## flow/run.sh

```bash
#!/bin/bash
# the make line also repeats each setting of config.mk as NAME=value (left out here)
make -C /OpenROAD-flow-scripts/flow DESIGN_CONFIG=/design/flow/config.mk WORK_HOME=/design/flow/orfs CLKGATE_MAP_FILE= finish
```

## flow/design.v

```verilog
module convolver #(
    parameter N = 16,   
    parameter Q = 12,   
    parameter n = 416,  
    parameter k = 3,    
    parameter s = 1,    
    parameter NUM_MAC = 8  
)(
    input wire clk,
    input wire rst,
    input wire en,
    input wire [N-1:0] activation_in,
    input wire [(k*k*N)-1:0] weight, 
    input wire [N-1:0] batch_gamma,  
    input wire [N-1:0] batch_beta,   
    output wire [N-1:0] conv_out
);
    reg [N-1:0] line_buffer [(k-1)*n-1:0];
    wire [N-1:0] window_buffer [0:k*k-1];
    integer i;
    always @(posedge clk) begin
        if (rst) begin
            for (i = 0; i < (k-1)*n; i = i + 1) begin
                line_buffer[i] <= 0;
            end
        end else if (en) begin
            for (i = (k-1)*n-1; i > 0; i = i - 1) begin
                line_buffer[i] <= line_buffer[i-1];
            end
            line_buffer[0] <= activation_in;  
        end
    end
    genvar x, y;
    generate
        for (y = 0; y < k; y = y + 1) begin : window_row
            for (x = 0; x < k; x = x + 1) begin : window_col
                if (y == k-1) begin
                    assign window_buffer[y*k + x] = line_buffer[x];  
                end else begin
                    assign window_buffer[y*k + x] = line_buffer[y*n + x];
                end
            end
        end
    endgenerate
    reg [N-1:0] conv_temp;
    always @(*) begin
        conv_temp = 0;
        for (i = 0; i < k*k; i = i + 1) begin
            conv_temp = conv_temp + (($signed(window_buffer[i]) * $signed(weight[i*N +: N])) >>> Q);
        end
    end
    wire [N-1:0] bn_out;
    assign bn_out = (conv_temp * batch_gamma) + batch_beta;
    assign conv_out = (bn_out[N-1]) ? (bn_out >>> 3) : bn_out;  
endmodule
```

## flow/config.mk

```make
export PLATFORM = sky130hd
export DESIGN_NAME = convolver
export DESIGN_NICKNAME = convolver
export VERILOG_FILES = /design/flow/design.v
export SDC_FILE = /design/flow/constraint.sdc
export NUM_CORES = 4
export LEC_CHECK = 0
export CAP_MARGIN = 20
export CELL_PAD_IN_SITES_DETAIL_PLACEMENT = 2
export CORE_ASPECT_RATIO = 1.65
export CORE_MARGIN = 6
export CORE_UTILIZATION = 22
export CTS_CLUSTER_SIZE = 46
export GPL_ROUTABILITY_DRIVEN = 1
export MIN_ROUTING_LAYER = met1
export PLACE_DENSITY = 0.81
export SLEW_MARGIN = 20
```

## flow/constraint.sdc

```tcl
create_clock -name core_clock -period 45.6 [get_ports {clk}]
set_input_delay 9.1200 -clock core_clock [delete_from_list [all_inputs] [get_ports {clk}]]
set_output_delay 9.1200 -clock core_clock [all_outputs]
set_load 0.01 [all_outputs]
```

==> impl_metrics.py, run 1 <==
# Auto-generated metrics
metrics = {
    "logic_synthesis": {
        "synth.lib_cells_used.distinct": 58,
        "average_size_of_a_mapped_cell_um2": 10.3,
        "logic_family": "multiplexers",
        "synth.ff_latch_count": 6704,
        "synth.yosys.chip_area_mm2": 0.270,
        "enable_flop_cells": 0,
        "yosysTopAreaCellShare_pct": 49.7,
        "post_synth_most_frequent_cells": "6740 x nor2_1, 6712 x mux2i_1, 6704 x dfxtp_1",
        "netlist.top_cell.by_instances": "nor2_1",
        "compound_area_share_pct": 0.319,
        "synth.mux.area_fraction_pct": 24.9,
        "synth.cellmix.simpleShare_pct": 11.8,
        "post_synth_xor_area_fraction_pct": 1.06,
        "number_of_nets_in_the_synthesized_netlist": 27600,
        "gate_count_of_the_mapped_netlist": 26100,
        "async_reset_ff_share_pct": 0,
        "cell_type_with_the_largest_total_area": "dfxtp_1",
        "ys_seq_share_pct": 49.7,
        "synth.area.top_cells": "dfxtp_1 50%, mux2i_1 25%, nor2_1 9.4%",
        "yosys-stat-cells": 26100,
        "yosys_warnings": 2,
        "most_used_dff_post_synth": "dfxtp_1",
        "synthAdderAreaFrac_pct": 8.18,
        "syn_area_mm2": 0.270,
    },
    "floorplanning": {
        "floorplan.io_pins": 211,
        "fp-utilization_pct": 22.1,
        "die_height_um": 1430,
        "area_of_the_placeable_core_mm2": 1.22,
        "die_w_um": 874,
        "rows": 522,
        "die_area_mm2": 1.25,
    },
    "place": {
        "dpl.cell_count": 41100,
        "place.detailed.hpwl_um": 650000,
        "i_o_buffers": 209,
        "place_ws_ns": 10.44,
        "globalplace.congestion": 0.828,
    },
    "run_status": {
        "outcome": "did not finish",
        "failing_step": "5_1_grt",
    },
    "clocking": {
        "clockBufferDepth": 5,
        "cts.hold.buffers_added": 0,
        "cts_setup_buffers": 0,
        "post_cts_resized": 0,
        "cts_made_buffers": 591,
        "numClockSinks": 6704,
        "htree_num_levels": 6,
        "root_buffer": "clkbuf_16",
    },
}
==> metrics by stage <==
step           instance area, µm²  util [%]
2_1_floorplan              270000         -
3_3_place_gp               288000      23.5
3_5_place_dp               288000      23.5
4_1_cts                    308000      25.2
==> run 2, diff against run 1 <==
- ABC_AREA: not set -> 1
- CELL_PAD_IN_SITES_DETAIL_PLACEMENT: 2 -> not set
- CORE_ASPECT_RATIO: 1.65 -> not set
- CORE_MARGIN: 6 -> 2
- CORE_UTILIZATION: 22 -> 72
- CTS_CLUSTER_SIZE: 46 -> 90
- GPL_ROUTABILITY_DRIVEN: 1 -> not set
- MIN_ROUTING_LAYER: met1 -> not set
- PLACE_DENSITY: 0.81 -> not set
- PLACE_DENSITY_LB_ADDON: not set -> 0.27
- SETUP_SLACK_MARGIN: not set -> -0.57
- clock period: 45.6 -> 15.2 ns (I/O delays scaled with it)
==> impl_metrics.py, run 2 <==
# Physical implementation metrics
metrics = {
    "worst_setup_path": {
        "critPathRequiredTime_ns": 12.16,
        "reg2reg_slack_ns": 13.76,
        "timing.critical_path.to": "conv_out[11]",
        "cp_top_family": "adder cells",
        "crit_fanout": 7,
        "worst_r2r_endpoint": "line_buffer[2][7]$_SDFFE_PP0P_",
        "setup.worst_path.start": "weight[36]",
        "crit_arrival_ns": 15.16,
        "timing.critical_path.slowest_stage_cell": "fa_1",
        "ff2ff_path_depth": 4,
        "critical_path.n_buffers_inverters": 17,
        "critPathKind": "in2out",
        "slowest_cell_delay_on_critical_path_ns": 0.56,
        "worst_setup_path_start_kind": "input pin",
        "timing.critical_path.depth": 52,
        "reg2reg_from": "line_buffer[1][7]$_SDFFE_PP0P_",
        "worst_path_most_repeated_cell": "fa_1",
        "setup.worst_path.end_class": "primary output",
    },
    "logic_synthesis": {
        "async_reset_ff_share_pct": 0,
        "synth.mux.area_fraction_pct": 0,
        "synth.lib_cells_used.distinct": 42,
        "synth.yosys.chip_area_mm2": 0.266,
        "synthAdderAreaFrac_pct": 8.29,
        "synth.cellmix.simpleShare_pct": 21.6,
        "synth.area.top_cells": "dfxtp_1 50%, nand2_1 21%, a21oi_1 13%",
        "post_synth_xor_area_fraction_pct": 0.769,
        "average_size_of_a_mapped_cell_um2": 7.70,
        "yosys-stat-cells": 34600,
        "synth.ff_latch_count": 6704,
        "yosysTopAreaCellShare_pct": 50.4,
        "number_of_nets_in_the_synthesized_netlist": 36100,
        "logic_family": "simple AND/OR/NAND/NOR gates",
        "syn_area_mm2": 0.266,
        "netlist.top_cell.by_instances": "nand2_1",
        "enable_flop_cells": 0,
        "compound_area_share_pct": 12.9,
        "post_synth_most_frequent_cells": "15.0k x nand2_1, 6784 x a21oi_1, 6704 x dfxtp_1",
        "ys_seq_share_pct": 50.4,
        "most_used_dff_post_synth": "dfxtp_1",
        "yosys_warnings": 2,
        "gate_count_of_the_mapped_netlist": 34600,
        "cell_type_with_the_largest_total_area": "dfxtp_1",
    },
    "sta": {
        "timing_worst_slew_pin_value_ns": 1.14,
        "timing.final.max_slew_violations": 0,
        "slew-limit-headroom_pct": 24.1,
        "rsz0062_at_grt": "true",
        "timing.final.setup_violations": 15,
        "achievable_frequency_mhz": 54.9,
        "fin_skew_ns": 0.0574,
        "hold_violations": 0,
        "fin_crit_sh_pct": 120,
        "worst_hold_slack_ns": 0.410,
        "layout_min_cycle_time_ns": 18.20,
        "layout_setup_ws_ns": -3.00,
    },
    "global_route": {
        "grt_util_all_layers_pct": 27.7,
        "number_of_global_route_vias_before_repair": 196000,
        "largest_net_degree_at_the_start_of_global_routing": 270,
        "initial_antenna_violation_count": 32,
        "grt_first_pass_wirelength_um": 909000,
        "gr-total-overflow": 0,
    },
    "routing": {
        "viasPerCell": 5.34,
        "drt_first_iter_violations": 16600,
        "route.final.wire_length_um": 534000,
        "post-route-drc-count": 0,
        "route.detailed.wl_per_inst_um": 13.6,
        "detailroute.via_count": 210000,
        "drt_first_pass_iters": 9,
        "antenna_left": 0,
    },
    "place": {
        "globalplace.congestion": 0.901,
        "place_ws_ns": -4.00,
        "place.detailed.hpwl_um": 311000,
        "i_o_buffers": 209,
    },
    "hold_path": {
        "hold_path_startpoint": "line_buffer[307][12]$_SDFFE_PP0P_",
        "hold-path-endpoint": "line_buffer[308][12]$_SDFFE_PP0P_",
        "hold_class": "reg2reg",
        "hold_path_depth": 2,
    },
    "clocking": {
        "cts.clk_slew.worst_paths_ns": 0.06,
        "numClockSinks": 6704,
        "cts.hold.buffers_added": 0,
        "htree_num_levels": 6,
        "clock_insertion_delay_worst_skew_ns": 1.03,
        "cts_made_buffers": 620,
        "clockBufferDepth": 4,
        "tritoncts": "done",
        "root_buffer": "clkbuf_16",
    },
    "floorplanning": {
        "area_of_the_placeable_core_mm2": 0.369,
        "rows": 223,
        "fp-utilization_pct": 72.3,
        "die_area_mm2": 0.375,
        "floorplan.io_pins": 211,
        "die_w_um": 612,
        "die_height_um": 612,
    },
    "run_status": {
        "outcome": "finished with violations",
        "failed_checks": "setup timing",
    },
    "flow_run": {
        "max_cap_viol_count": 0,
        "warning_count": 279,
    },
    "cells_and_area": {
        "flow.area_growth_from_synthesis_pct": 10.7,
        "final_net_count": 35300,
    },
}
run 2: stage by stage:
| step | utilization (%) | setup TNS (ns) | instance area (µm²) | cells |
|---|---|---|---|---|
| floorplan | - | -30.70 | 267000 | 34600 |
| global placement | 74.1 | -57.82 | 273000 | 38100 |
| detailed placement | 74.1 | -59.31 | 273000 | 38100 |
| CTS | 79.9 | -43.77 | 295000 | 39200 |
| global route | 80.0 | -49.69 | 295000 | 39200 |
| finish | 80.0 | -44.43 | 295000 | 39300 |
run 2: final cells by class:
cell class | instances | area [µm²]
Tap cell | 4950 | 6190
Multi-Input combinational cell | 23600 | 117000
Sequential cell | 6704 | 134000
Antenna cell | 16 | 40.0
Clock inverter | 202 | 2890
Fill cell | 24300 | 73700
Clock buffer | 906 | 18000
Inverter | 1810 | 6810
Timing Repair Buffer | 1056 | 9460
run 2: what timing repair did:
item,in CTS,in global routing
setup buffers,31,9
setup endpoints to repair,15,15
gates cloned,2,1
gates resized,518,81
pin swaps,117,97
run 2: per-layer routing:
| metal | GRT usage [%] | wire (µm) | up-vias |
|---|---|---|---|
| met5 | 0 | 115 | - |
| met4 | 6.88 | 11400 | 20 |
| met3 | 3.31 | 22200 | 831 |
| met2 | 46.6 | 259000 | 3648 |
| met1 | 38.1 | 241000 | 98700 |
| li1 | - | - | 107000 |
==> run 3, diff against run 2 <==
- CTS_CLUSTER_SIZE: 90 -> 14
- PLACE_DENSITY_LB_ADDON: 0.27 -> 0.28
- SETUP_SLACK_MARGIN: -0.57 -> -0.83
==> impl_metrics.py, run 3 <==
# Physical implementation metrics
metrics = {
    "global_route": {
        "gr-total-overflow": 0,
        "largest_net_degree_at_the_start_of_global_routing": 273,
        "grt_first_pass_wirelength_um": 915000,
        "number_of_global_route_vias_before_repair": 197000,
        "initial_antenna_violation_count": 26,
        "grt_util_all_layers_pct": 28.0,
    },
    "worst_setup_path": {
        "crit_fanout": 6,
        "crit_arrival_ns": 15.13,
        "timing.critical_path.to": "conv_out[9]",
        "timing.critical_path.depth": 51,
        "timing.critical_path.slowest_stage_cell": "fa_2",
        "reg2reg_from": "line_buffer[1][1]$_SDFFE_PP0P_",
        "ff2ff_path_depth": 4,
        "setup.worst_path.end_class": "primary output",
        "cp_top_family": "adder cells",
        "worst_path_most_repeated_cell": "fa_1",
        "critPathKind": "in2out",
        "reg2reg_slack_ns": 13.64,
        "worst_setup_path_start_kind": "input pin",
        "slowest_cell_delay_on_critical_path_ns": 0.58,
        "critical_path.n_buffers_inverters": 16,
        "setup.worst_path.start": "weight[4]",
        "critPathRequiredTime_ns": 12.16,
        "worst_r2r_endpoint": "line_buffer[2][1]$_SDFFE_PP0P_",
    },
    "sta": {
        "achievable_frequency_mhz": 55.0,
        "fin_crit_sh_pct": 120,
        "rsz0062_at_grt": "true",
        "timing.final.setup_violations": 15,
        "worst_hold_slack_ns": 0.394,
        "final_layout_setup_total_negative_slack_ns": -43.40,
        "hold_violations": 0,
        "timing.final.max_slew_violations": 0,
        "timing_worst_slew_pin_value_ns": 1.18,
        "slew-limit-headroom_pct": 21.4,
        "layout_setup_ws_ns": -2.97,
        "layout_min_cycle_time_ns": 18.17,
        "fin_skew_ns": 0.0709,
    },
    "routing": {
        "antenna_left": 0,
        "drt_first_pass_iters": 6,
        "detailroute.via_count": 210000,
        "drt_first_iter_violations": 16700,
        "post-route-drc-count": 0,
        "route.detailed.wl_per_inst_um": 13.8,
        "viasPerCell": 5.35,
        "route.final.wire_length_um": 541000,
    },
    "run_status": {
        "failed_checks": "setup timing",
        "outcome": "finished with violations",
    },
    "floorplanning": {
        "rows": 223,
        "die_height_um": 612,
        "die_area_mm2": 0.375,
        "fp-utilization_pct": 72.3,
        "die_w_um": 612,
        "floorplan.io_pins": 211,
        "area_of_the_placeable_core_mm2": 0.369,
    },
    "flow_run": {
        "max_cap_viol_count": 0,
        "warning_count": 384,
    },
    "clocking": {
        "clock_insertion_delay_worst_skew_ns": 1.06,
        "numClockSinks": 6704,
        "cts.clk_slew.worst_paths_ns": 0.06,
        "htree_num_levels": 6,
        "tritoncts": "done",
        "root_buffer": "clkbuf_16",
        "clockBufferDepth": 4,
        "cts_made_buffers": 623,
    },
    "logic_synthesis": {
        "yosysTopAreaCellShare_pct": 50.4,
        "netlist.top_cell.by_instances": "nand2_1",
        "synth.cellmix.simpleShare_pct": 21.6,
        "yosys_warnings": 2,
        "ys_seq_share_pct": 50.4,
        "yosys-stat-cells": 34600,
        "cell_type_with_the_largest_total_area": "dfxtp_1",
        "synth.lib_cells_used.distinct": 42,
        "logic_family": "simple AND/OR/NAND/NOR gates",
        "most_used_dff_post_synth": "dfxtp_1",
        "syn_area_mm2": 0.266,
        "async_reset_ff_share_pct": 0,
        "post_synth_most_frequent_cells": "15.0k x nand2_1, 6784 x a21oi_1, 6704 x dfxtp_1",
        "enable_flop_cells": 0,
        "number_of_nets_in_the_synthesized_netlist": 36100,
        "synth.mux.area_fraction_pct": 0,
        "post_synth_xor_area_fraction_pct": 0.769,
        "average_size_of_a_mapped_cell_um2": 7.70,
        "compound_area_share_pct": 12.9,
        "synthAdderAreaFrac_pct": 8.29,
        "synth.yosys.chip_area_mm2": 0.266,
        "synth.area.top_cells": "dfxtp_1 50%, nand2_1 21%, a21oi_1 13%",
        "gate_count_of_the_mapped_netlist": 34600,
        "synth.ff_latch_count": 6704,
    },
    "place": {
        "post_dp_cell_area_mm2": 0.273,
        "dpl.cell_count": 38100,
        "globalplace.congestion": 0.910,
        "place.detailed.hpwl_um": 313000,
        "i_o_buffers": 209,
        "place_ws_ns": -4.21,
    },
    "hold_path": {
        "hold_path_depth": 2,
        "hold-path-endpoint": "line_buffer[192][11]$_SDFFE_PP0P_",
        "hold_class": "reg2reg",
        "hold_path_startpoint": "line_buffer[191][11]$_SDFFE_PP0P_",
    },
    "cells_and_area": {
        "finalCoreUtilization_pct": 80.1,
        "final_net_count": 35300,
        "flow.area_growth_from_synthesis_pct": 10.8,
        "stdcell_area_mm2": 0.295,
        "finalNonFillerCells": 39300,
    },
}
-- run 3: routing by layer --
metal	vias to the layer above	wire [µm]	GRT usage, %
li1	107000	-	-
met1	99100	244000	38.1
met2	3479	264000	47.5
met3	867	21800	3.33
met4	12	11100	6.68
met5	-	74	0
-- run 3: final cells by class --
class,count,area (µm²)
well taps,4950,6190
clock inverters,150,2130
fillers,24300,73400
inverters,1810,6820
clock buffers,965,18700
flip-flops and latches,6704,134000
diodes,16,40.0
multi-input cells,23600,117000
repair buffers,1063,9640
-- run 3: what timing repair did --
item	CTS	global route
hold endpoints to repair	0	0
setup buffers	22	31
setup endpoints to repair	15	15
resized	267	328
hold buffers	0	0
cloned	2	0
pin swaps	53	143
==> run 4, diff against run 3 <==
- CELL_PAD_IN_SITES_DETAIL_PLACEMENT: not set -> 1
- CORE_ASPECT_RATIO: not set -> 0.56
- CORE_UTILIZATION: 72 -> 20
- CTS_CLUSTER_SIZE: 14 -> not set
- GPL_TIMING_DRIVEN: not set -> 0
- MAX_ROUTING_LAYER: not set -> met5
- MIN_ROUTING_LAYER: not set -> met1
- PLACE_DENSITY_LB_ADDON: 0.28 -> not set
- SETUP_SLACK_MARGIN: -0.83 -> 3.73
- TNS_END_PERCENT: not set -> 95
- clock period: 15.2 -> 32.9 ns (I/O delays scaled with it)
==> impl_metrics.py, run 4 <==
# Physical implementation metrics
metrics = {
    "run_status": {
        "outcome": "finished clean",
    },
    "clocking": {
        "htree_num_levels": 6,
        "cts.clk_slew.worst_paths_ns": 0.06,
        "numClockSinks": 6704,
        "cts_made_buffers": 675,
        "clock_insertion_delay_worst_skew_ns": 1.08,
        "clockBufferDepth": 5,
        "cts.hold.buffers_added": 0,
        "root_buffer": "clkbuf_16",
        "cts_setup_buffers": 0,
        "tritoncts": "done",
    },
    "routing": {
        "drt_first_pass_iters": 5,
        "antenna_left": 0,
        "detailroute.via_count": 228000,
        "route.detailed.wl_per_inst_um": 14.4,
        "drt_first_iter_violations": 15400,
        "viasPerCell": 4.24,
        "route.final.wire_length_um": 771000,
        "post-route-drc-count": 0,
    },
    "logic_synthesis": {
        "yosysTopAreaCellShare_pct": 50.4,
        "average_size_of_a_mapped_cell_um2": 7.70,
        "compound_area_share_pct": 12.9,
        "synth.cellmix.simpleShare_pct": 21.6,
        "synthAdderAreaFrac_pct": 8.29,
        "synth.ff_latch_count": 6704,
        "logic_family": "simple AND/OR/NAND/NOR gates",
        "yosys_warnings": 2,
        "ys_seq_share_pct": 50.4,
        "synth.mux.area_fraction_pct": 0,
        "synth.yosys.chip_area_mm2": 0.266,
        "cell_type_with_the_largest_total_area": "dfxtp_1",
        "post_synth_most_frequent_cells": "15.0k x nand2_1, 6784 x a21oi_1, 6704 x dfxtp_1",
        "enable_flop_cells": 0,
        "synth.area.top_cells": "dfxtp_1 50%, nand2_1 21%, a21oi_1 13%",
        "netlist.top_cell.by_instances": "nand2_1",
        "post_synth_xor_area_fraction_pct": 0.769,
        "syn_area_mm2": 0.266,
        "most_used_dff_post_synth": "dfxtp_1",
        "number_of_nets_in_the_synthesized_netlist": 36100,
        "yosys-stat-cells": 34600,
        "async_reset_ff_share_pct": 0,
        "synth.lib_cells_used.distinct": 42,
        "gate_count_of_the_mapped_netlist": 34600,
    },
    "worst_setup_path": {
        "reg2reg_slack_ns": 30.91,
        "worst_r2r_endpoint": "line_buffer[3][0]$_SDFFE_PP0P_",
        "cp_top_family": "adder cells",
        "crit_fanout": 10,
        "timing.critical_path.slowest_stage_cell": "fa_2",
        "critical_path.n_buffers_inverters": 14,
        "timing.critical_path.depth": 49,
        "worst_path_most_repeated_cell": "fa_1",
        "setup.worst_path.start": "weight[1]",
        "ff2ff_path_depth": 3,
        "critPathRequiredTime_ns": 26.32,
        "reg2reg_from": "line_buffer[2][0]$_SDFFE_PP0P_",
        "timing.critical_path.to": "conv_out[10]",
        "critPathKind": "in2out",
        "worst_setup_path_start_kind": "input pin",
        "slowest_cell_delay_on_critical_path_ns": 0.75,
        "crit_arrival_ns": 22.07,
        "setup.worst_path.end_class": "primary output",
    },
    "global_route": {
        "grt_first_pass_wirelength_um": 1250000,
        "number_of_global_route_vias_before_repair": 232000,
        "grt_util_all_layers_pct": 11.1,
        "initial_antenna_violation_count": 45,
        "largest_net_degree_at_the_start_of_global_routing": 16,
        "gr-total-overflow": 0,
    },
    "sta": {
        "achievable_frequency_mhz": 34.9,
        "slew-limit-headroom_pct": 23.8,
        "hold_violations": 0,
        "timing_worst_slew_pin_value_ns": 1.14,
        "layout_min_cycle_time_ns": 28.65,
        "fin_crit_sh_pct": 87.1,
        "fin_skew_ns": 0.135,
        "rsz0062_at_grt": "false",
        "timing.final.max_slew_violations": 0,
        "final_layout_setup_total_negative_slack_ns": 0,
        "timing.final.setup_violations": 0,
    },
    "floorplanning": {
        "die_w_um": 1550,
        "area_of_the_placeable_core_mm2": 1.33,
        "floorplan.io_pins": 211,
        "rows": 317,
        "fp-utilization_pct": 20.0,
        "die_area_mm2": 1.34,
        "die_height_um": 868,
    },
    "place": {
        "place.detailed.hpwl_um": 565000,
        "i_o_buffers": 176,
        "globalplace.congestion": 0.893,
        "post_dp_cell_area_mm2": 0.291,
    },
    "cells_and_area": {
        "flow.area_growth_from_synthesis_pct": 17.4,
        "stdcell_area_mm2": 0.313,
        "fillers": 161000,
        "final_net_count": 36900,
    },
    "flow_run": {
        "max_cap_viol_count": 0,
        "warning_count": 27,
    },
    "hold_path": {
        "hold-path-endpoint": "line_buffer[313][5]$_SDFFE_PP0P_",
        "hold_class": "reg2reg",
        "hold_path_startpoint": "line_buffer[312][5]$_SDFFE_PP0P_",
        "hold_path_depth": 2,
    },
}
-- run 4: what timing repair did --
item | 4_1_cts | 5_1_grt
resized | 15 | 25
endpoints found under the setup margin | 15 | 15
hold endpoints to repair | 0 | 0
pin swaps | 0 | 0
-- run 4: through the flow --
step	hold slack (ns)	util (%)	cells	worst slack (ns)
floorplan	0.436	-	34600	7.60
global placement	0.448	21.8	52500	3.11
detailed placement	0.452	21.9	52500	3.09
CTS	0.338	23.5	53700	3.86
global route	0.377	23.5	53700	3.72
finish	0.352	23.5	53700	4.25
-- run 4: area by class of cell --
type	instances	area [µm²]	share of cell area (%)
antenna	30	75.1	0.0240
buffer	2457	9320	2.98
clock buffer	984	19700	6.30
clock inverter	204	2320	0.742
inverter	1810	6790	2.17
multi-input combinational	23600	116000	37.1
sequential	6704	134000	42.9
tap	17700	22200	7.08
timing repair buffer	185	2010	0.642
-- run 4: layer usage --
| layer | global-route usage, % | up-vias | part of all wire, % |
|---|---|---|---|
| met5 | 0 | - | 0.0045 |
| met2 | 15.6 | 4420 | 39 |
| met3 | 1.98 | 1043 | 6.1 |
| li1 | - | 110000 | - |
| met4 | 2.45 | 6 | 2.0 |
| met1 | 17.2 | 112000 | 53 |
==> run 5, diff against run 4 <==
- ABC_AREA: 1 -> not set
- CELL_PAD_IN_SITES_DETAIL_PLACEMENT: 1 -> not set
- CORE_ASPECT_RATIO: 0.56 -> not set
- CORE_UTILIZATION: 20 -> 45
- GPL_TIMING_DRIVEN: 0 -> not set
- MAX_ROUTING_LAYER: met5 -> not set
- MIN_ROUTING_LAYER: met1 -> not set
- PLACE_DENSITY: not set -> 0.6
- SETUP_SLACK_MARGIN: 3.73 -> not set
- TNS_END_PERCENT: 95 -> not set
- clock period: 32.9 -> 19.8 ns (I/O delays scaled with it)
==> impl_metrics.py, run 5 <==
# Physical implementation metrics
metrics = {
    "sta": {
        "fin_skew_ns": 0.101,
        "layout_setup_ws_ns": -0.677,
        "timing.final.max_slew_violations": 0,
        "layout_min_cycle_time_ns": 20.48,
        "worst_hold_slack_ns": 0.435,
        "fin_crit_sh_pct": 103,
        "hold_violations": 0,
        "slew-limit-headroom_pct": 23.1,
        "rsz0062_at_grt": "true",
        "achievable_frequency_mhz": 48.8,
        "timing.final.setup_violations": 15,
        "timing_worst_slew_pin_value_ns": 1.15,
    },
    "worst_setup_path": {
        "crit_arrival_ns": 16.52,
        "ff2ff_path_depth": 2,
        "reg2reg_slack_ns": 18.35,
        "timing.critical_path.depth": 50,
        "critPathRequiredTime_ns": 15.84,
        "slowest_cell_delay_on_critical_path_ns": 0.62,
        "cp_top_family": "adder cells",
        "setup.worst_path.end_class": "primary output",
        "worst_r2r_endpoint": "line_buffer[1][8]$_SDFFE_PP0P_",
        "crit_fanout": 8,
        "setup.worst_path.start": "weight[117]",
        "worst_setup_path_start_kind": "input pin",
        "worst_path_most_repeated_cell": "fa_1",
        "timing.critical_path.to": "conv_out[0]",
        "reg2reg_from": "line_buffer[1][8]$_SDFFE_PP0P_",
        "critPathKind": "in2out",
        "timing.critical_path.slowest_stage_cell": "fa_2",
        "critical_path.n_buffers_inverters": 13,
    },
    "place": {
        "i_o_buffers": 209,
        "globalplace.congestion": 0.845,
        "place.detailed.hpwl_um": 266000,
        "dpl.cell_count": 33200,
    },
    "cells_and_area": {
        "final_net_count": 27500,
        "finalNonFillerCells": 34600,
        "finalCoreUtilization_pct": 51.3,
        "flow.area_growth_from_synthesis_pct": 13.6,
        "fillers": 54000,
    },
    "logic_synthesis": {
        "enable_flop_cells": 0,
        "post_synth_most_frequent_cells": "6740 x nor2_1, 6712 x mux2i_1, 6704 x dfxtp_1",
        "async_reset_ff_share_pct": 0,
        "compound_area_share_pct": 0.319,
        "gate_count_of_the_mapped_netlist": 26100,
        "average_size_of_a_mapped_cell_um2": 10.3,
        "number_of_nets_in_the_synthesized_netlist": 27600,
        "logic_family": "multiplexers",
        "post_synth_xor_area_fraction_pct": 1.06,
        "yosys-stat-cells": 26100,
        "yosys_warnings": 2,
        "synth.area.top_cells": "dfxtp_1 50%, mux2i_1 25%, nor2_1 9.4%",
        "synthAdderAreaFrac_pct": 8.18,
        "synth.ff_latch_count": 6704,
        "yosysTopAreaCellShare_pct": 49.7,
        "cell_type_with_the_largest_total_area": "dfxtp_1",
        "netlist.top_cell.by_instances": "nor2_1",
        "syn_area_mm2": 0.270,
        "most_used_dff_post_synth": "dfxtp_1",
        "synth.cellmix.simpleShare_pct": 11.8,
        "synth.mux.area_fraction_pct": 24.9,
        "ys_seq_share_pct": 49.7,
        "synth.yosys.chip_area_mm2": 0.270,
        "synth.lib_cells_used.distinct": 58,
    },
    "clocking": {
        "cts.clk_slew.worst_paths_ns": 0.06,
        "root_buffer": "clkbuf_16",
        "clock_insertion_delay_worst_skew_ns": 1.14,
        "cts_made_buffers": 699,
        "tritoncts": "done",
        "clockBufferDepth": 4,
        "htree_num_levels": 6,
        "numClockSinks": 6704,
        "cts.hold.buffers_added": 0,
    },
    "routing": {
        "route.detailed.wl_per_inst_um": 12.9,
        "route.final.wire_length_um": 445000,
        "post-route-drc-count": 0,
        "viasPerCell": 4.74,
        "detailroute.via_count": 164000,
        "antenna_left": 0,
        "drt_first_pass_iters": 5,
        "drt_first_iter_violations": 7678,
    },
    "global_route": {
        "grt_first_pass_wirelength_um": 770000,
        "largest_net_degree_at_the_start_of_global_routing": 224,
        "grt_util_all_layers_pct": 14.4,
        "initial_antenna_violation_count": 16,
        "gr-total-overflow": 0,
        "number_of_global_route_vias_before_repair": 160000,
    },
    "floorplanning": {
        "rows": 284,
        "die_w_um": 779,
        "floorplan.io_pins": 211,
        "die_area_mm2": 0.606,
        "area_of_the_placeable_core_mm2": 0.598,
        "fp-utilization_pct": 45.1,
        "die_height_um": 779,
    },
    "run_status": {
        "outcome": "finished with violations",
        "failed_checks": "setup timing",
    },
    "hold_path": {
        "hold_path_depth": 2,
        "hold_class": "reg2reg",
        "hold_path_startpoint": "line_buffer[319][10]$_SDFFE_PP0P_",
        "hold-path-endpoint": "line_buffer[320][10]$_SDFFE_PP0P_",
    },
    "flow_run": {
        "warning_count": 163,
        "max_cap_viol_count": 0,
    },
}
## run 5: timing repair
item | CTS | global route
resized | 530 | 139
setup buffers | 105 | 28
endpoints found under the setup margin | 15 | 15
gates cloned | 5 | 0
pin swaps | 288 | 119
## run 5: cell type report
cell class / instances / area (µm²) / share of cell area [%]
diodes: 9 / 22.5 / 0.00734
flip-flops and latches: 6704 / 134000 / 43.8
repair buffers: 877 / 8010 / 2.61
clock buffers: 1052 / 20700 / 6.74
well taps: 8008 / 10000 / 3.27
inverters: 1178 / 4420 / 1.44
multi-input cells: 16600 / 126000 / 41.2
clock inverters: 207 / 2890 / 0.942
## run 5: per-layer routing
metal | part of all wire [%] | routed length [µm] | global-route usage, % | vias up
met2 | 44 | 195000 | 23.2 | 1738
met1 | 50 | 221000 | 20.0 | 76900
met4 | 2.4 | 10500 | 3.69 | 6
met3 | 4.2 | 18800 | 2.46 | 761
li1 | - | - | - | 84600
met5 | 0.0076 | 34 | 0 | -
## run 5: per-stage QoR
step	setup TNS [ns]	cell area [µm²]	setup slack, ns
after global routing	-15.73	307000	-1.09
after floorplan	0	270000	0.0141
after global placement	-34.50	281000	-2.34
after detailed placement	-33.59	281000	-2.29
final	-9.47	307000	-0.677
after CTS	-11.00	306000	-0.813
==> run 6, diff against run 5 <==
- CAP_MARGIN: 20 -> 15
- CORE_UTILIZATION: 45 -> 71
- CTS_CLUSTER_SIZE: not set -> 37
- GPL_ROUTABILITY_DRIVEN: not set -> 1
- MIN_ROUTING_LAYER: not set -> met1
- PLACE_DENSITY: 0.6 -> not set
- PLACE_DENSITY_LB_ADDON: not set -> 0.0
- SETUP_SLACK_MARGIN: not set -> 4.53
- TNS_END_PERCENT: not set -> 55
- clock period: 19.8 -> 15.4 ns (I/O delays scaled with it)
==> impl_metrics.py, run 6 <==
# Physical implementation metrics
metrics = {
    "sta": {
        "hold_violations": 0,
        "timing.final.max_slew_violations": 0,
        "rsz0062_at_grt": "true",
        "layout_setup_ws_ns": -3.11,
        "fin_crit_sh_pct": 120,
        "timing_worst_slew_pin_value_ns": 1.20,
        "slew-limit-headroom_pct": 20.0,
        "timing.final.setup_violations": 15,
        "achievable_frequency_mhz": 54.0,
        "layout_min_cycle_time_ns": 18.51,
        "fin_skew_ns": 0.0422,
    },
    "place": {
        "dpl.cell_count": 30500,
        "i_o_buffers": 209,
        "place.detailed.hpwl_um": 268000,
        "globalplace.congestion": 0.890,
        "place_ws_ns": -4.27,
        "post_dp_cell_area_mm2": 0.279,
    },
    "floorplanning": {
        "fp-utilization_pct": 71.3,
        "floorplan.io_pins": 211,
        "area_of_the_placeable_core_mm2": 0.379,
        "die_height_um": 621,
        "die_area_mm2": 0.385,
        "rows": 226,
        "die_w_um": 621,
    },
    "cells_and_area": {
        "finalNonFillerCells": 31700,
        "stdcell_area_mm2": 0.303,
        "flow.area_growth_from_synthesis_pct": 12.1,
        "fillers": 24500,
        "final_net_count": 27600,
    },
    "routing": {
        "viasPerCell": 5.24,
        "drt_first_iter_violations": 9002,
        "route.final.wire_length_um": 441000,
        "detailroute.via_count": 166000,
        "route.detailed.wl_per_inst_um": 13.9,
        "drt_first_pass_iters": 7,
        "post-route-drc-count": 0,
        "antenna_left": 0,
    },
    "run_status": {
        "failed_checks": "setup timing",
        "outcome": "finished with violations",
    },
    "logic_synthesis": {
        "average_size_of_a_mapped_cell_um2": 10.3,
        "synthAdderAreaFrac_pct": 8.18,
        "yosys-stat-cells": 26100,
        "async_reset_ff_share_pct": 0,
        "netlist.top_cell.by_instances": "nor2_1",
        "syn_area_mm2": 0.270,
        "synth.area.top_cells": "dfxtp_1 50%, mux2i_1 25%, nor2_1 9.4%",
        "ys_seq_share_pct": 49.7,
        "synth.ff_latch_count": 6704,
        "yosysTopAreaCellShare_pct": 49.7,
        "number_of_nets_in_the_synthesized_netlist": 27600,
        "yosys_warnings": 2,
        "synth.yosys.chip_area_mm2": 0.270,
        "synth.lib_cells_used.distinct": 58,
        "synth.mux.area_fraction_pct": 24.9,
        "post_synth_xor_area_fraction_pct": 1.06,
        "synth.cellmix.simpleShare_pct": 11.8,
        "gate_count_of_the_mapped_netlist": 26100,
        "cell_type_with_the_largest_total_area": "dfxtp_1",
        "post_synth_most_frequent_cells": "6740 x nor2_1, 6712 x mux2i_1, 6704 x dfxtp_1",
        "enable_flop_cells": 0,
        "logic_family": "multiplexers",
        "most_used_dff_post_synth": "dfxtp_1",
        "compound_area_share_pct": 0.319,
    },
    "clocking": {
        "root_buffer": "clkbuf_16",
        "numClockSinks": 6704,
        "clockBufferDepth": 4,
        "cts.clk_slew.worst_paths_ns": 0.06,
        "clock_insertion_delay_worst_skew_ns": 1.04,
        "tritoncts": "done",
        "cts_made_buffers": 640,
        "htree_num_levels": 6,
    },
    "worst_setup_path": {
        "crit_arrival_ns": 15.43,
        "reg2reg_slack_ns": 14.17,
        "setup.worst_path.start": "weight[67]",
        "timing.critical_path.slowest_stage_cell": "fa_1",
        "reg2reg_from": "line_buffer[2][8]$_SDFFE_PP0P_",
        "crit_fanout": 7,
        "worst_setup_path_start_kind": "input pin",
        "critPathKind": "in2out",
        "critical_path.n_buffers_inverters": 18,
        "ff2ff_path_depth": 4,
        "critPathRequiredTime_ns": 12.32,
        "worst_r2r_endpoint": "line_buffer[3][8]$_SDFFE_PP0P_",
        "worst_path_most_repeated_cell": "fa_1",
        "cp_top_family": "adder cells",
        "timing.critical_path.to": "conv_out[10]",
        "slowest_cell_delay_on_critical_path_ns": 0.59,
        "timing.critical_path.depth": 53,
        "setup.worst_path.end_class": "primary output",
    },
    "flow_run": {
        "warning_count": 209,
        "max_cap_viol_count": 0,
    },
    "global_route": {
        "grt_first_pass_wirelength_um": 755000,
        "gr-total-overflow": 0,
        "largest_net_degree_at_the_start_of_global_routing": 255,
        "number_of_global_route_vias_before_repair": 161000,
        "grt_util_all_layers_pct": 22.4,
        "initial_antenna_violation_count": 4,
    },
    "hold_path": {
        "hold_path_startpoint": "line_buffer[167][15]$_SDFFE_PP0P_",
        "hold_class": "reg2reg",
        "hold-path-endpoint": "line_buffer[168][15]$_SDFFE_PP0P_",
        "hold_path_depth": 2,
    },
}
run 6: metal layers:
layer	wire [µm]	global-route usage, %	vias up	share of wire, %
li1	-	-	84700	-
met1	207000	30.3	78500	47
met2	207000	37.5	1907	47
met3	15300	3.06	809	3.5
met4	11400	6.60	2	2.6
met5	12	0	-	0.0027
run 6: timing repair:
item | 4_1_cts | 5_1_grt
pin swaps | 215 | 188
endpoints found under the setup margin | 15 | 15
setup buffers | 53 | 16
resized | 472 | 187
gates cloned | 5 | 0
hold buffers | 0 | 0
run 6: cell type report:
cell class / count / area, µm² / share of cell area (%)
multi-input cells: 16600 / 126000 / 41.7
flip-flops and latches: 6704 / 134000 / 44.3
diodes: 2 / 5.00 / 0.00165
inverters: 1178 / 4430 / 1.46
clock inverters: 202 / 2780 / 0.917
well taps: 5016 / 6280 / 2.07
clock buffers: 958 / 18900 / 6.24
repair buffers: 1062 / 9780 / 3.23
run 6: through the flow:
stage	util [%]	TNS [ns]	hold WS, ns
final	79.9	-45.58	0.452
after global routing	79.9	-52.99	0.487
after CTS	79.8	-47.41	0.449
after detailed placement	73.8	-62.87	0.479
after global placement	73.8	-60.59	0.470
after floorplan	-	-34.93	0.460
==> run 7, diff against run 6 <==
- CORE_ASPECT_RATIO: not set -> 0.92
- CORE_UTILIZATION: 71 -> 72
- CTS_CLUSTER_DIAMETER: not set -> 29
- CTS_CLUSTER_SIZE: 37 -> 51
- HOLD_SLACK_MARGIN: not set -> -0.09
- PLACE_DENSITY_LB_ADDON: 0.0 -> 0.02
- SETUP_SLACK_MARGIN: 4.53 -> 3.9
- clock period: 15.4 -> 13.5 ns (I/O delays scaled with it)
==> impl_metrics.py, run 7 <==
# Physical implementation metrics
metrics = {
    "logic_synthesis": {
        "synth.ff_latch_count": 6704,
        "netlist.top_cell.by_instances": "nor2_1",
        "yosys-stat-cells": 26100,
        "number_of_nets_in_the_synthesized_netlist": 27600,
        "synth.mux.area_fraction_pct": 24.9,
        "cell_type_with_the_largest_total_area": "dfxtp_1",
        "logic_family": "multiplexers",
        "gate_count_of_the_mapped_netlist": 26100,
        "synth.area.top_cells": "dfxtp_1 50%, mux2i_1 25%, nor2_1 9.4%",
        "compound_area_share_pct": 0.319,
        "post_synth_xor_area_fraction_pct": 1.06,
        "synth.lib_cells_used.distinct": 58,
        "post_synth_most_frequent_cells": "6740 x nor2_1, 6712 x mux2i_1, 6704 x dfxtp_1",
        "synth.cellmix.simpleShare_pct": 11.8,
        "syn_area_mm2": 0.270,
        "synthAdderAreaFrac_pct": 8.18,
        "synth.yosys.chip_area_mm2": 0.270,
        "ys_seq_share_pct": 49.7,
        "enable_flop_cells": 0,
        "async_reset_ff_share_pct": 0,
        "most_used_dff_post_synth": "dfxtp_1",
        "yosysTopAreaCellShare_pct": 49.7,
        "yosys_warnings": 2,
        "average_size_of_a_mapped_cell_um2": 10.3,
    },
    "floorplanning": {
        "area_of_the_placeable_core_mm2": 0.373,
        "rows": 215,
        "floorplan.io_pins": 211,
        "die_w_um": 642,
        "fp-utilization_pct": 72.4,
        "die_height_um": 591,
        "die_area_mm2": 0.380,
    },
    "routing": {
        "antenna_left": 0,
        "route.final.wire_length_um": 488000,
        "drt_first_iter_violations": 9559,
        "detailroute.via_count": 172000,
        "route.detailed.wl_per_inst_um": 15.1,
        "post-route-drc-count": 0,
        "viasPerCell": 5.33,
        "drt_first_pass_iters": 8,
    },
    "place": {
        "place.detailed.hpwl_um": 267000,
        "dpl.cell_count": 30400,
        "post_dp_cell_area_mm2": 0.279,
        "place_ws_ns": -5.52,
        "i_o_buffers": 209,
        "globalplace.congestion": 0.886,
    },
    "sta": {
        "timing.final.setup_violations": 15,
        "final_layout_setup_total_negative_slack_ns": -65.50,
        "timing_worst_slew_pin_value_ns": 1.19,
        "timing.final.max_slew_violations": 0,
        "layout_min_cycle_time_ns": 17.91,
        "hold_violations": 0,
        "worst_hold_slack_ns": 0.425,
        "fin_skew_ns": 0.0835,
        "fin_crit_sh_pct": 133,
        "slew-limit-headroom_pct": 20.9,
        "achievable_frequency_mhz": 55.8,
        "rsz0062_at_grt": "true",
        "layout_setup_ws_ns": -4.41,
    },
    "worst_setup_path": {
        "timing.critical_path.depth": 54,
        "worst_r2r_endpoint": "line_buffer[2][4]$_SDFFE_PP0P_",
        "worst_setup_path_start_kind": "input pin",
        "cp_top_family": "adder cells",
        "crit_arrival_ns": 15.21,
        "critical_path.n_buffers_inverters": 18,
        "reg2reg_from": "line_buffer[2][4]$_SDFFE_PP0P_",
        "setup.worst_path.end_class": "primary output",
        "critPathRequiredTime_ns": 10.80,
        "critPathKind": "in2out",
        "ff2ff_path_depth": 4,
        "reg2reg_slack_ns": 12.13,
        "worst_path_most_repeated_cell": "fa_1",
        "setup.worst_path.start": "weight[100]",
        "slowest_cell_delay_on_critical_path_ns": 0.60,
        "timing.critical_path.to": "conv_out[9]",
        "timing.critical_path.slowest_stage_cell": "fa_2",
        "crit_fanout": 8,
    },
    "clocking": {
        "htree_num_levels": 7,
        "clock_insertion_delay_worst_skew_ns": 1.11,
        "numClockSinks": 6704,
        "cts.clk_slew.worst_paths_ns": 0.05,
        "root_buffer": "clkbuf_16",
        "cts_made_buffers": 1099,
        "clockBufferDepth": 5,
        "tritoncts": "done",
    },
    "hold_path": {
        "hold_path_startpoint": "line_buffer[3][12]$_SDFFE_PP0P_",
        "hold_path_depth": 2,
        "hold_class": "reg2reg",
        "hold-path-endpoint": "line_buffer[4][12]$_SDFFE_PP0P_",
    },
    "cells_and_area": {
        "finalCoreUtilization_pct": 85.1,
        "stdcell_area_mm2": 0.318,
        "finalNonFillerCells": 32400,
        "flow.area_growth_from_synthesis_pct": 17.7,
        "fillers": 19700,
        "final_net_count": 28100,
    },
    "global_route": {
        "number_of_global_route_vias_before_repair": 176000,
        "largest_net_degree_at_the_start_of_global_routing": 256,
        "gr-total-overflow": 0,
        "initial_antenna_violation_count": 3,
        "grt_util_all_layers_pct": 25.4,
        "grt_first_pass_wirelength_um": 830000,
    },
    "flow_run": {
        "max_cap_viol_count": 0,
        "warning_count": 201,
    },
    "run_status": {
        "outcome": "finished with violations",
        "failed_checks": "setup timing",
    },
}
run 7: final cells by class:
type / instances / area [µm²] / area share [%]
clock buffer: 1328 / 29900 / 9.41
sequential: 6704 / 134000 / 42.3
timing repair buffer: 1034 / 9740 / 3.07
clock inverter: 558 / 7120 / 2.24
tap: 4991 / 6240 / 1.97
antenna: 4 / 10.0 / 0.00315
multi-input combinational: 16600 / 126000 / 39.7
inverter: 1178 / 4420 / 1.39
run 7: per-layer routing:
metal / track usage, % / wire length (µm) / vias up
li1: - / - / 86000
met1: 32.0 / 216000 / 82800
met2: 43.8 / 241000 / 2654
met3: 4.12 / 17400 / 1042
met4: 9.97 / 13300 / 0
met5: 0 / 0 / -
run 7: what timing repair did:
item	in CTS	in global routing
cloned	3	2
buffers inserted	54	14
hold buffers	0	0
gates resized	249	218
pin swaps	120	174
endpoints found under the setup margin	15	15
==> run 8, diff against run 7 <==
- CORE_ASPECT_RATIO: 0.92 -> not set
- CORE_MARGIN: 2 -> 5
- CORE_UTILIZATION: 72 -> 29
- CTS_CLUSTER_DIAMETER: 29 -> not set
- CTS_CLUSTER_SIZE: 51 -> not set
- HOLD_SLACK_MARGIN: -0.09 -> not set
- MIN_ROUTING_LAYER: met1 -> met2
- PLACE_DENSITY_LB_ADDON: 0.02 -> 0.2
- SETUP_SLACK_MARGIN: 3.9 -> 4.53
- clock period: 13.5 -> 18.0 ns (I/O delays scaled with it)
==> impl_metrics.py, run 8 <==
# Physical implementation metrics
metrics = {
    "worst_setup_path": {
        "reg2reg_from": "line_buffer[2][3]$_SDFFE_PP0P_",
        "worst_r2r_endpoint": "line_buffer[3][3]$_SDFFE_PP0P_",
        "critPathKind": "in2out",
        "timing.critical_path.to": "conv_out[9]",
        "timing.critical_path.depth": 56,
        "cp_top_family": "adder cells",
        "setup.worst_path.start": "weight[68]",
        "worst_setup_path_start_kind": "input pin",
        "setup.worst_path.end_class": "primary output",
        "slowest_cell_delay_on_critical_path_ns": 0.56,
        "critPathRequiredTime_ns": 14.40,
        "timing.critical_path.slowest_stage_cell": "fa_1",
        "reg2reg_slack_ns": 16.31,
        "crit_arrival_ns": 16.33,
        "worst_path_most_repeated_cell": "fa_1",
        "critical_path.n_buffers_inverters": 20,
        "ff2ff_path_depth": 4,
        "crit_fanout": 8,
    },
    "logic_synthesis": {
        "number_of_nets_in_the_synthesized_netlist": 27600,
        "yosys_warnings": 2,
        "synthAdderAreaFrac_pct": 8.18,
        "compound_area_share_pct": 0.319,
        "synth.lib_cells_used.distinct": 58,
        "synth.mux.area_fraction_pct": 24.9,
        "enable_flop_cells": 0,
        "netlist.top_cell.by_instances": "nor2_1",
        "average_size_of_a_mapped_cell_um2": 10.3,
        "yosys-stat-cells": 26100,
        "synth.ff_latch_count": 6704,
        "synth.area.top_cells": "dfxtp_1 50%, mux2i_1 25%, nor2_1 9.4%",
        "post_synth_most_frequent_cells": "6740 x nor2_1, 6712 x mux2i_1, 6704 x dfxtp_1",
        "most_used_dff_post_synth": "dfxtp_1",
        "ys_seq_share_pct": 49.7,
        "async_reset_ff_share_pct": 0,
        "syn_area_mm2": 0.270,
        "cell_type_with_the_largest_total_area": "dfxtp_1",
        "post_synth_xor_area_fraction_pct": 1.06,
        "gate_count_of_the_mapped_netlist": 26100,
        "synth.yosys.chip_area_mm2": 0.270,
        "yosysTopAreaCellShare_pct": 49.7,
        "logic_family": "multiplexers",
        "synth.cellmix.simpleShare_pct": 11.8,
    },
    "sta": {
        "slew-limit-headroom_pct": 27.1,
        "timing.final.max_slew_violations": 0,
        "achievable_frequency_mhz": 50.2,
        "fin_crit_sh_pct": 111,
        "timing_worst_slew_pin_value_ns": 1.09,
        "final_layout_setup_total_negative_slack_ns": -28.08,
        "rsz0062_at_grt": "true",
        "timing.final.setup_violations": 15,
        "fin_skew_ns": 0.0843,
        "layout_min_cycle_time_ns": 19.93,
        "hold_violations": 0,
        "layout_setup_ws_ns": -1.93,
    },
    "routing": {
        "antenna_left": 0,
        "detailroute.via_count": 226000,
        "post-route-drc-count": 0,
        "route.detailed.wl_per_inst_um": 12.8,
        "route.final.wire_length_um": 500000,
        "drt_first_iter_violations": 14000,
        "viasPerCell": 5.77,
        "drt_first_pass_iters": 5,
    },
    "cells_and_area": {
        "stdcell_area_mm2": 0.315,
        "finalNonFillerCells": 39100,
        "final_net_count": 27700,
        "flow.area_growth_from_synthesis_pct": 16.6,
        "storage_element_area_mm2": 0.134,
        "finalCoreUtilization_pct": 33.9,
        "logic_area_mm2": 0.126,
        "fillers": 93100,
    },
    "place": {
        "post_dp_cell_area_mm2": 0.287,
        "place.detailed.hpwl_um": 290000,
        "place_ws_ns": -2.94,
        "dpl.cell_count": 37600,
        "globalplace.congestion": 0.797,
        "i_o_buffers": 209,
    },
    "hold_path": {
        "hold-path-endpoint": "line_buffer[374][13]$_SDFFE_PP0P_",
        "hold_class": "reg2reg",
        "hold_path_depth": 2,
        "hold_path_startpoint": "line_buffer[373][13]$_SDFFE_PP0P_",
    },
    "clocking": {
        "numClockSinks": 6704,
        "htree_num_levels": 6,
        "cts.clk_slew.worst_paths_ns": 0.05,
        "cts_made_buffers": 792,
        "clock_insertion_delay_worst_skew_ns": 1.07,
        "cts.hold.buffers_added": 0,
        "root_buffer": "clkbuf_16",
        "clockBufferDepth": 5,
        "tritoncts": "done",
    },
    "floorplanning": {
        "floorplan.io_pins": 211,
        "die_height_um": 975,
        "die_area_mm2": 0.950,
        "area_of_the_placeable_core_mm2": 0.929,
        "fp-utilization_pct": 29.1,
        "rows": 354,
        "die_w_um": 975,
    },
    "global_route": {
        "number_of_global_route_vias_before_repair": 252000,
        "gr-total-overflow": 0,
        "grt_util_all_layers_pct": 15.4,
        "initial_antenna_violation_count": 0,
        "grt_first_pass_wirelength_um": 834000,
        "largest_net_degree_at_the_start_of_global_routing": 253,
    },
    "run_status": {
        "failed_checks": "setup timing",
        "outcome": "finished with violations",
    },
    "flow_run": {
        "max_cap_viol_count": 0,
        "warning_count": 160,
    },
}
run 8: final cells by class:
| type | count | area share (%) |
|---|---|---|
| Timing Repair Buffer | 935 | 2.76 |
| Clock inverter | 196 | 0.808 |
| Antenna cell | 19 | 0.0151 |
| Sequential cell | 6704 | 42.6 |
| Tap cell | 12300 | 4.88 |
| Clock buffer | 1193 | 7.50 |
| Inverter | 1178 | 1.40 |
| Multi-Input combinational cell | 16600 | 40.0 |
run 8: through the flow:
stage	hold WS (ns)
after global routing	0.453
final	0.413
after CTS	0.418
after floorplan	0.460
after detailed placement	0.480
after global placement	0.471
run 8: layer usage:
layer	routed length [µm]	track usage (%)	vias up	part of all wire, %
li1	-	-	83900	-
met3	200000	21.8	1599	40
met2	280000	17.7	54500	56
met5	512	0.699	-	0.10
met1	0	-	85500	0
met4	19900	3.32	18	4.0
run 8: what timing repair did:
item	in CTS	in global routing
setup endpoints to repair	15	15
buffers inserted	42	21
gates resized	278	174
cloned	3	2
pin swaps	101	112
==> run 9, diff against run 8 <==
- CAP_MARGIN: 15 -> 20
- CORE_MARGIN: 5 -> 2
- CORE_UTILIZATION: 29 -> 72
- CTS_CLUSTER_SIZE: not set -> 40
- GPL_ROUTABILITY_DRIVEN: 1 -> not set
- MIN_ROUTING_LAYER: met2 -> not set
- PLACE_DENSITY_LB_ADDON: 0.2 -> not set
- SETUP_SLACK_MARGIN: 4.53 -> 5.0
- TNS_END_PERCENT: 55 -> not set
- clock period: 18.0 -> 17.3 ns (I/O delays scaled with it)
==> impl_metrics.py, run 9 <==
# Physical implementation metrics
metrics = {
    "hold_path": {
        "hold-path-endpoint": "line_buffer[206][9]$_SDFFE_PP0P_",
        "hold_path_depth": 2,
        "hold_path_startpoint": "line_buffer[205][9]$_SDFFE_PP0P_",
        "hold_class": "reg2reg",
    },
    "global_route": {
        "grt_first_pass_wirelength_um": 759000,
        "initial_antenna_violation_count": 9,
        "gr-total-overflow": 0,
        "largest_net_degree_at_the_start_of_global_routing": 241,
        "number_of_global_route_vias_before_repair": 162000,
        "grt_util_all_layers_pct": 22.6,
    },
    "logic_synthesis": {
        "yosys-stat-cells": 26100,
        "synth.cellmix.simpleShare_pct": 11.8,
        "most_used_dff_post_synth": "dfxtp_1",
        "compound_area_share_pct": 0.319,
        "ys_seq_share_pct": 49.7,
        "synth.yosys.chip_area_mm2": 0.270,
        "netlist.top_cell.by_instances": "nor2_1",
        "logic_family": "multiplexers",
        "synthAdderAreaFrac_pct": 8.18,
        "number_of_nets_in_the_synthesized_netlist": 27600,
        "async_reset_ff_share_pct": 0,
        "synth.lib_cells_used.distinct": 58,
        "synth.area.top_cells": "dfxtp_1 50%, mux2i_1 25%, nor2_1 9.4%",
        "post_synth_xor_area_fraction_pct": 1.06,
        "yosysTopAreaCellShare_pct": 49.7,
        "average_size_of_a_mapped_cell_um2": 10.3,
        "synth.ff_latch_count": 6704,
        "yosys_warnings": 2,
        "synth.mux.area_fraction_pct": 24.9,
        "gate_count_of_the_mapped_netlist": 26100,
        "post_synth_most_frequent_cells": "6740 x nor2_1, 6712 x mux2i_1, 6704 x dfxtp_1",
        "cell_type_with_the_largest_total_area": "dfxtp_1",
        "enable_flop_cells": 0,
        "syn_area_mm2": 0.270,
    },
    "floorplanning": {
        "die_height_um": 616,
        "die_w_um": 616,
        "area_of_the_placeable_core_mm2": 0.373,
        "rows": 224,
        "die_area_mm2": 0.380,
        "floorplan.io_pins": 211,
        "fp-utilization_pct": 72.4,
    },
    "routing": {
        "detailroute.via_count": 166000,
        "post-route-drc-count": 0,
        "antenna_left": 0,
        "viasPerCell": 5.28,
        "drt_first_pass_iters": 6,
        "route.detailed.wl_per_inst_um": 13.9,
        "route.final.wire_length_um": 437000,
        "drt_first_iter_violations": 8896,
    },
    "worst_setup_path": {
        "timing.critical_path.slowest_stage_cell": "fa_2",
        "ff2ff_path_depth": 3,
        "critical_path.n_buffers_inverters": 14,
        "worst_r2r_endpoint": "line_buffer[1][0]$_SDFFE_PP0P_",
        "timing.critical_path.to": "conv_out[10]",
        "critPathRequiredTime_ns": 13.84,
        "setup.worst_path.end_class": "primary output",
        "crit_fanout": 6,
        "reg2reg_from": "line_buffer[0][0]$_SDFFE_PP0P_",
        "timing.critical_path.depth": 50,
        "worst_path_most_repeated_cell": "fa_1",
        "worst_setup_path_start_kind": "input pin",
        "setup.worst_path.start": "weight[70]",
        "reg2reg_slack_ns": 15.77,
        "critPathKind": "in2out",
        "slowest_cell_delay_on_critical_path_ns": 0.77,
        "crit_arrival_ns": 16.04,
        "cp_top_family": "adder cells",
    },
    "place": {
        "globalplace.congestion": 0.885,
        "place.detailed.hpwl_um": 264000,
        "place_ws_ns": -3.33,
        "i_o_buffers": 209,
    },
    "cells_and_area": {
        "final_net_count": 27400,
        "flow.area_growth_from_synthesis_pct": 11.0,
        "fillers": 23700,
        "finalCoreUtilization_pct": 80.4,
    },
    "sta": {
        "fin_crit_sh_pct": 113,
        "layout_setup_ws_ns": -2.20,
        "achievable_frequency_mhz": 51.3,
        "hold_violations": 0,
        "timing_worst_slew_pin_value_ns": 1.19,
        "rsz0062_at_grt": "true",
        "layout_min_cycle_time_ns": 19.50,
        "worst_hold_slack_ns": 0.448,
        "timing.final.setup_violations": 15,
        "timing.final.max_slew_violations": 0,
        "slew-limit-headroom_pct": 20.6,
        "fin_skew_ns": 0.0544,
    },
    "clocking": {
        "cts.clk_slew.worst_paths_ns": 0.06,
        "clock_insertion_delay_worst_skew_ns": 1.04,
        "htree_num_levels": 6,
        "tritoncts": "done",
        "root_buffer": "clkbuf_16",
        "clockBufferDepth": 4,
        "numClockSinks": 6704,
        "cts_made_buffers": 637,
    },
    "run_status": {
        "failed_checks": "setup timing",
        "outcome": "finished with violations",
    },
    "flow_run": {
        "warning_count": 139,
        "max_cap_viol_count": 0,
    },
}
## run 9: repair_timing
action,CTS,global route
setup endpoints to repair,15,15
buffers inserted,39,16
pin swaps,115,107
gates cloned,3,0
hold buffers,0,0
resized,317,163
endpoints found under the hold margin,0,0
## run 9: metrics by stage
step                TNS, ns  cells  instance area [µm²]
floorplan            -17.83  26100               270000
global placement     -46.91  30200               277000
detailed placement   -48.97  30200               277000
CTS                  -31.30  31400               299000
global route         -37.85  31400               300000
finish               -32.24  31400               300000
## run 9: area by class of cell
| type | count | area (µm²) | area share (%) |
|---|---|---|---|
| diodes | 6 | 15.0 | 0.00501 |
| multi-input cells | 16600 | 126000 | 42.0 |
| well taps | 4972 | 6220 | 2.07 |
| clock buffers | 929 | 18800 | 6.27 |
| repair buffers | 837 | 7480 | 2.49 |
| inverters | 1178 | 4420 | 1.47 |
| clock inverters | 215 | 2640 | 0.880 |
| flip-flops and latches | 6704 | 134000 | 44.8 |
## run 9: layer usage
layer  routed length [µm]  share of wire (%)  GRT usage [%]
met2               209000                 48           38.4
met1               203000                 46           30.4
met5                   13             0.0030              0
met4                11200                2.6           6.60
met3                14400                3.3           2.78
==> run 10, diff against run 9 <==
- ABC_AREA: not set -> 1
- CAP_MARGIN: 20 -> 15
- CTS_CLUSTER_DIAMETER: not set -> 318
- CTS_CLUSTER_SIZE: 40 -> 13
- GPL_ROUTABILITY_DRIVEN: not set -> 1
- MIN_ROUTING_LAYER: not set -> met1
- PLACE_DENSITY_LB_ADDON: not set -> 0.2
- SETUP_SLACK_MARGIN: 5.0 -> 2.03
- TNS_END_PERCENT: not set -> 55
- clock period: 17.3 -> 14.5 ns (I/O delays scaled with it)
==> impl_metrics.py, run 10 <==
# Physical implementation metrics
metrics = {
    "run_status": {
        "outcome": "finished with violations",
        "failed_checks": "setup timing",
    },
    "sta": {
        "layout_setup_ws_ns": -3.45,
        "timing.final.setup_violations": 15,
        "achievable_frequency_mhz": 55.7,
        "final_layout_setup_total_negative_slack_ns": -51.55,
        "slew-limit-headroom_pct": 16.9,
        "rsz0062_at_grt": "true",
    },
    "worst_setup_path": {
        "reg2reg_slack_ns": 13.09,
        "reg2reg_from": "line_buffer[1][1]$_SDFFE_PP0P_",
        "ff2ff_path_depth": 4,
        "crit_arrival_ns": 15.05,
        "setup.worst_path.end_class": "primary output",
        "critPathKind": "in2out",
        "timing.critical_path.depth": 54,
        "worst_path_most_repeated_cell": "fa_1",
        "critPathRequiredTime_ns": 11.60,
        "timing.critical_path.to": "conv_out[4]",
    },
    "logic_synthesis": {
        "compound_area_share_pct": 12.9,
        "yosysTopAreaCellShare_pct": 50.4,
        "post_synth_most_frequent_cells": "15.0k x nand2_1, 6784 x a21oi_1, 6704 x dfxtp_1",
        "syn_area_mm2": 0.266,
        "synth.ff_latch_count": 6704,
        "synth.cellmix.simpleShare_pct": 21.6,
        "synth.area.top_cells": "dfxtp_1 50%, nand2_1 21%, a21oi_1 13%",
        "ys_seq_share_pct": 50.4,
        "async_reset_ff_share_pct": 0,
        "netlist.top_cell.by_instances": "nand2_1",
        "gate_count_of_the_mapped_netlist": 34600,
        "enable_flop_cells": 0,
        "post_synth_xor_area_fraction_pct": 0.769,
        "yosys-stat-cells": 34600,
        "yosys_warnings": 2,
        "cell_type_with_the_largest_total_area": "dfxtp_1",
    },
    "floorplanning": {
        "die_height_um": 612,
        "floorplan.io_pins": 211,
    },
    "routing": {
        "drt_first_pass_iters": 6,
        "detailroute.via_count": 208000,
        "post-route-drc-count": 0,
        "route.final.wire_length_um": 519000,
        "viasPerCell": 5.35,
        "antenna_left": 0,
    },
    "clocking": {
        "numClockSinks": 6704,
        "root_buffer": "clkbuf_16",
        "cts_made_buffers": 585,
        "clockBufferDepth": 4,
        "clock_insertion_delay_worst_skew_ns": 1.04,
        "cts.clk_slew.worst_paths_ns": 0.06,
        "htree_num_levels": 6,
    },
    "global_route": {
        "gr-total-overflow": 0,
        "initial_antenna_violation_count": 25,
        "grt_util_all_layers_pct": 26.9,
        "largest_net_degree_at_the_start_of_global_routing": 280,
    },
    "place": {
        "globalplace.congestion": 0.909,
        "i_o_buffers": 209,
        "place.detailed.hpwl_um": 307000,
    },
    "cells_and_area": {
        "stdcell_area_mm2": 0.290,
        "final_net_count": 35200,
        "flow.area_growth_from_synthesis_pct": 8.83,
    },
    "hold_path": {
        "hold-path-endpoint": "line_buffer[348][13]$_SDFFE_PP0P_",
        "hold_path_startpoint": "line_buffer[347][13]$_SDFFE_PP0P_",
        "hold_path_depth": 2,
    },
    "flow_run": {
        "warning_count": 271,
    },
}
-- run 10: layout make-up --
class	instances	area, µm²
Clock inverter	52	1130
Sequential cell	6704	134000
Clock buffer	591	14800
Inverter	1810	6810
Timing Repair Buffer	1054	9550
Antenna cell	8	20.0
Fill cell	25600	78700
Tap cell	4950	6190
Multi-Input combinational cell	23600	117000
-- run 10: routing by layer --
layer  vias up  GRT usage (%)  part of all wire [%]
li1     106000              -                     -
met1     97400           37.5                    46
met2      3260           45.2                    48
met3       817           2.90                   3.7
met4        14           6.39                   2.1
met5         -              0                 0.018
-- run 10: repair_timing --
| action | 4_1_cts | 5_1_grt |
|---|---|---|
| pin swaps | 70 | 80 |
| hold buffers | 0 | 0 |
| cloned | 3 | 0 |
| endpoints found under the setup margin | 15 | 15 |
| gates resized | 271 | 193 |
| setup buffers | 26 | 18 |
-- run 10: through the flow --
stage	hold WS [ns]	instances	utilization, %
2_1_floorplan	0.436	34600	-
3_3_place_gp	0.447	38100	74.0
3_5_place_dp	0.452	38100	74.0
4_1_cts	0.397	38700	78.5
5_1_grt	0.420	38800	78.7
6_report	0.395	38800	78.7
